Design cordic, start of the top module:
module cordic
  #(vectoring = 1,                                 
    width = 16,                                    
    iterations = width + 2,                        
    guard_bits = iterations - 1)                   
   (input  wire                       reset,       
    input  wire                       clk,         
    input  wire                       en,          
    input  wire  signed [width - 1:0] x0, y0, z0,  
    output logic signed [width    :0] x, y,        
    output logic signed [width - 1:0] z);
Size: about 100 I/O pins, ~0.18 sq mm of cells after synthesis.
clock: 3.26 ns
lec_check: 0
abc_area: 1
cap_margin: 20
core_margin: 2
core_utilization: 72
cts_cluster_size: 76
place_density: 0.66
slew_margin: 20
run.sh (not shown) runs the stock make flow with config.mk's settings and CLKGATE_MAP_FILE=.
The first run died in global routing (5_1_grt) with GRT-0228.
Change:
- CAP_MARGIN: 20 -> 40
- CELL_PAD_IN_SITES_GLOBAL_PLACEMENT: default -> 1
- CORE_UTILIZATION: 72 -> 19
- CTS_CLUSTER_SIZE: 76 -> default
- PLACE_DENSITY: 0.66 -> 0.5
- TNS_END_PERCENT: default -> 30
- clock period: 3.26 -> 5.42 ns (I/O delays scaled with it)
Result: With this change the flow finished with timing, DRC and antenna clean. Die size goes up to 3.8 times its value. Synthesized area is unchanged. Synthesized cell count is unchanged.
Change:
- ABC_AREA: 1 -> 0
- CAP_MARGIN: 40 -> 20
- CORE_ASPECT_RATIO: default -> 1.72
- CORE_UTILIZATION: 19 -> 44
- CTS_CLUSTER_DIAMETER: default -> 225
- GPL_TIMING_DRIVEN: default -> 0
- MIN_ROUTING_LAYER: default -> met1
- PLACE_DENSITY: 0.5 -> default
- PLACE_DENSITY_LB_ADDON: default -> 0.18
- SETUP_SLACK_MARGIN: default -> 0.81
- SLEW_MARGIN: 20 -> 30
- TNS_END_PERCENT: 30 -> 5
- clock period: 5.42 -> 5.49 ns (I/O delays scaled with it)
Cell area shrinks by 16%.
Die size is lower by 64%.
Wire length drops by 16%.
Via count falls by 28%.
Worst setup slack degrades by 800 ps.


== try-garnet ==
The RTL this note starts from:
==> flow/design.v <==
module cordic
  #(vectoring = 1,                                 
    width = 16,                                    
    iterations = width + 2,                        
    guard_bits = iterations - 1)                   
   (input  wire                       reset,       
    input  wire                       clk,         
    input  wire                       en,          
    input  wire  signed [width - 1:0] x0, y0, z0,  
    output logic signed [width    :0] x, y,        
    output logic signed [width - 1:0] z);          
   localparam logic signed [width - 1:0] pi_2 = 2**(width - 2);  
   function automatic logic signed [width + guard_bits - 1:0] atan_z(input integer i);
      case (i)
        0: atan_z = 33'd1073741824;
        1: atan_z = 33'd633866811;
        2: atan_z = 33'd334917815;
        3: atan_z = 33'd170009512;
        4: atan_z = 33'd85334662;
        5: atan_z = 33'd42708931;
        6: atan_z = 33'd21359677;
        7: atan_z = 33'd10680490;
        8: atan_z = 33'd5340327;
        9: atan_z = 33'd2670173;
        10: atan_z = 33'd1335088;
        11: atan_z = 33'd667544;
        12: atan_z = 33'd333772;
        13: atan_z = 33'd166886;
        14: atan_z = 33'd83443;
        15: atan_z = 33'd41722;
        16: atan_z = 33'd20861;
        17: atan_z = 33'd10430;
        default: atan_z = '0;
      endcase
   endfunction  
   logic signed [width + guard_bits    :0] xr[iterations + 1], yr[iterations + 1];
   logic signed [width + guard_bits - 1:0] zr[iterations + 1];
   always_ff @(posedge clk or posedge reset)
     if (reset)
       for (int i = 0; i < iterations + 1; ++i)
         begin
            xr[i] <= '0;
            yr[i] <= '0;
            zr[i] <= '0;
         end
     else
       if (en)
         for (int i = -1; i < iterations; ++i)
           if (i == -1)
             if (vectoring == 1)
               if (x0 < 0 && y0 >= 0)  
                 begin
                    xr[0] <= y0          << guard_bits;
                    yr[0] <= -x0         << guard_bits;
                    zr[0] <= (z0 + pi_2) << guard_bits;
                 end
               else if (x0 < 0 && y0 < 0)  
                 begin
                    xr[0] <= -y0         << guard_bits;
                    yr[0] <= x0          << guard_bits;
                    zr[0] <= (z0 - pi_2) << guard_bits;
                 end
               else
                 begin
                    xr[0] <= x0 << guard_bits;
                    yr[0] <= y0 << guard_bits;
                    zr[0] <= z0 << guard_bits;
                 end
             else
               if (z0[$left(z0)-:2] == 2'b10)  
                 begin
                    xr[0] <= y0          << guard_bits;
                    yr[0] <= -x0         << guard_bits;
                    zr[0] <= (z0 + pi_2) << guard_bits;
                 end
               else if (z0[$left(z0)-:2] == 2'b01)  
                 begin
                    xr[0] <= -y0         << guard_bits;
                    yr[0] <= x0          << guard_bits;
                    zr[0] <= (z0 - pi_2) << guard_bits;
                 end
               else
                 begin
                    xr[0] <= x0 << guard_bits;
                    yr[0] <= y0 << guard_bits;
                    zr[0] <= z0 << guard_bits;
                 end
           else
             if (vectoring == 1)
               if (yr[i] >= 0)
                 begin
                    xr[i + 1] <= xr[i] + (yr[i] >>> i);
                    yr[i + 1] <= yr[i] - (xr[i] >>> i);
                    zr[i + 1] <= zr[i] + atan_z(i);
                 end
               else
                 begin
                    xr[i + 1] <= xr[i] - (yr[i] >>> i);
                    yr[i + 1] <= yr[i] + (xr[i] >>> i);
                    zr[i + 1] <= zr[i] - atan_z(i);
                 end
             else
               if (zr[i] < 0)
                 begin
                    xr[i + 1] <= xr[i] + (yr[i] >>> i);
                    yr[i + 1] <= yr[i] - (xr[i] >>> i);
                    zr[i + 1] <= zr[i] + atan_z(i);
                 end
               else
                 begin
                    xr[i + 1] <= xr[i] - (yr[i] >>> i);
                    yr[i + 1] <= yr[i] + (xr[i] >>> i);
                    zr[i + 1] <= zr[i] - atan_z(i);
                 end
   always_ff @(posedge clk or posedge reset)
     if (reset)
       begin
          x <= '0;
          y <= '0;
          z <= '0;
       end
     else
       if (en)
         begin
            x <= round_result(xr[iterations]);
            y <= round_result(yr[iterations]);
            z <= round_result(zr[iterations]);
         end
   function signed [width:0] round_result(input signed [width + guard_bits:0] x);
      round_result = (x + 2**(guard_bits - 1)) >>> guard_bits;
   endfunction
endmodule
==> flow/config.mk <==
export PLATFORM = sky130hd
export DESIGN_NAME = cordic
export DESIGN_NICKNAME = cordic
export VERILOG_FILES = /design/flow/design.v
export SDC_FILE = /design/flow/constraint.sdc
export NUM_CORES = 4
export LEC_CHECK = 0
export ABC_AREA = 0
export CAP_MARGIN = 35
export CELL_PAD_IN_SITES_GLOBAL_PLACEMENT = 3
export CORE_MARGIN = 2
export CORE_UTILIZATION = 35
export CTS_CLUSTER_DIAMETER = 20
export GPL_ROUTABILITY_DRIVEN = 0
export GPL_TIMING_DRIVEN = 0
export PLACE_DENSITY = 0.66
export SETUP_SLACK_MARGIN = 0.8
export SLEW_MARGIN = 20
export TNS_END_PERCENT = 35
==> flow/constraint.sdc <==
create_clock -name core_clock -period 3.74 [get_ports {clk}]
set_input_delay 0.7480 -clock core_clock [delete_from_list [all_inputs] [get_ports {clk}]]
set_output_delay 0.7480 -clock core_clock [all_outputs]
set_load 0.01 [all_outputs]
Although it ran to completion, try-garnet produced a layout that fails the final checks because of negative setup slack.
## Diff of input files: try-delta against try-garnet
Settings: CORE_UTILIZATION: 35 -> 39; CAP_MARGIN: 35 -> 20; SLEW_MARGIN: 20 -> 15; PLACE_DENSITY_LB_ADDON: unset -> 0.02; MAX_ROUTING_LAYER: unset -> met4; GPL_ROUTABILITY_DRIVEN: 0 -> unset; CTS_CLUSTER_SIZE: unset -> 39; CTS_CLUSTER_DIAMETER: 20 -> unset; MIN_ROUTING_LAYER: unset -> met1; CELL_PAD_IN_SITES_DETAIL_PLACEMENT: unset -> 1; CORE_ASPECT_RATIO: unset -> 1.57; PLACE_DENSITY: 0.66 -> unset; TNS_END_PERCENT: 35 -> unset; CORE_MARGIN: 2 -> 8; CELL_PAD_IN_SITES_GLOBAL_PLACEMENT: 3 -> 2; SETUP_SLACK_MARGIN: 0.8 -> 0.88; GPL_TIMING_DRIVEN: 0 -> unset; the clock period (ns, I/O delays scaled along): 3.74 -> 6.08.
Findings:
Fraction of met1 tracks used by global routing, try-garnet and try-delta: lower on try-delta. try-delta ends up with a count of placed standard cells including taps that is about 4.5% lower than in try-garnet. A class of the tightest hold or removal check of in2reg is what try-garnet shows, while reg2reg belongs to try-delta. try-delta vs try-garnet, sequential share of layout area went up by 5.5 points. try-delta: full flow OK, the timing, DRC and antenna checks passed.
Here is what was changed in the inputs of try-ember compared with try-delta.
Settings: changing CORE_MARGIN from 8 to 2; removing CORE_ASPECT_RATIO (formerly 1.57); setting PLACE_DENSITY to 0.64 for the first time; changing CORE_UTILIZATION from 39 to 72; changing SLEW_MARGIN from 15 to 20; removing CELL_PAD_IN_SITES_DETAIL_PLACEMENT (formerly 1); removing ABC_AREA (formerly 0); removing SETUP_SLACK_MARGIN (formerly 0.88); changing CTS_CLUSTER_SIZE from 39 to 23; removing MAX_ROUTING_LAYER (formerly met4); removing CELL_PAD_IN_SITES_GLOBAL_PLACEMENT (formerly 2); removing PLACE_DENSITY_LB_ADDON (formerly 0.02); removing MIN_ROUTING_LAYER (formerly met1); changing CAP_MARGIN from 20 to 40; changing the clock period (ns, I/O delays scaled along) from 6.08 to 4.59.
==> results <==
- Nothing crashed in try-ember and all stages finished; the problem is that the final layout failed, the offending checks being negative setup slack.
- Against try-delta, post-place setup slack in try-ember came out worse.
- Changes observed in try-ember relative to try-delta: count of clock-buffer cells in the layout went down 37; fraction of area in registers moved down.
- Compared with try-delta, try-ember shows critical path depth that has gone up by a few percent.
- Going from try-delta to try-ember, global-route wire length before repair shrinks by 13%.
Here is what was changed in the inputs of try-umber compared with try-ember.
Settings: a change of SLEW_MARGIN from 20 to 30; a change of PLACE_DENSITY from 0.64 to 0.66; an added CTS_CLUSTER_DIAMETER of 325; a deleted CTS_CLUSTER_SIZE that had been 23; an added MIN_ROUTING_LAYER of met1; an added ABC_AREA of 1; an added TNS_END_PERCENT of 45; an added CELL_PAD_IN_SITES_GLOBAL_PLACEMENT of 1; a change of CAP_MARGIN from 40 to 20; a change of the clock period (ns, I/O delays scaled along) from 4.59 to 4.15.
try-umber never completed; the flow aborted with a tool error in 3_1_place_gp_skip_io. Going from try-ember to try-umber, post-synthesis cell type count -32%; post-synthesis simple-gate area fraction has increased; width of the chip increased by 44 µm relative to the old numbers. Chip footprint came out higher on try-umber than on try-ember. Summary: with try-ember as the reference, area of the mapped netlist in try-umber moved up by more than 10%.
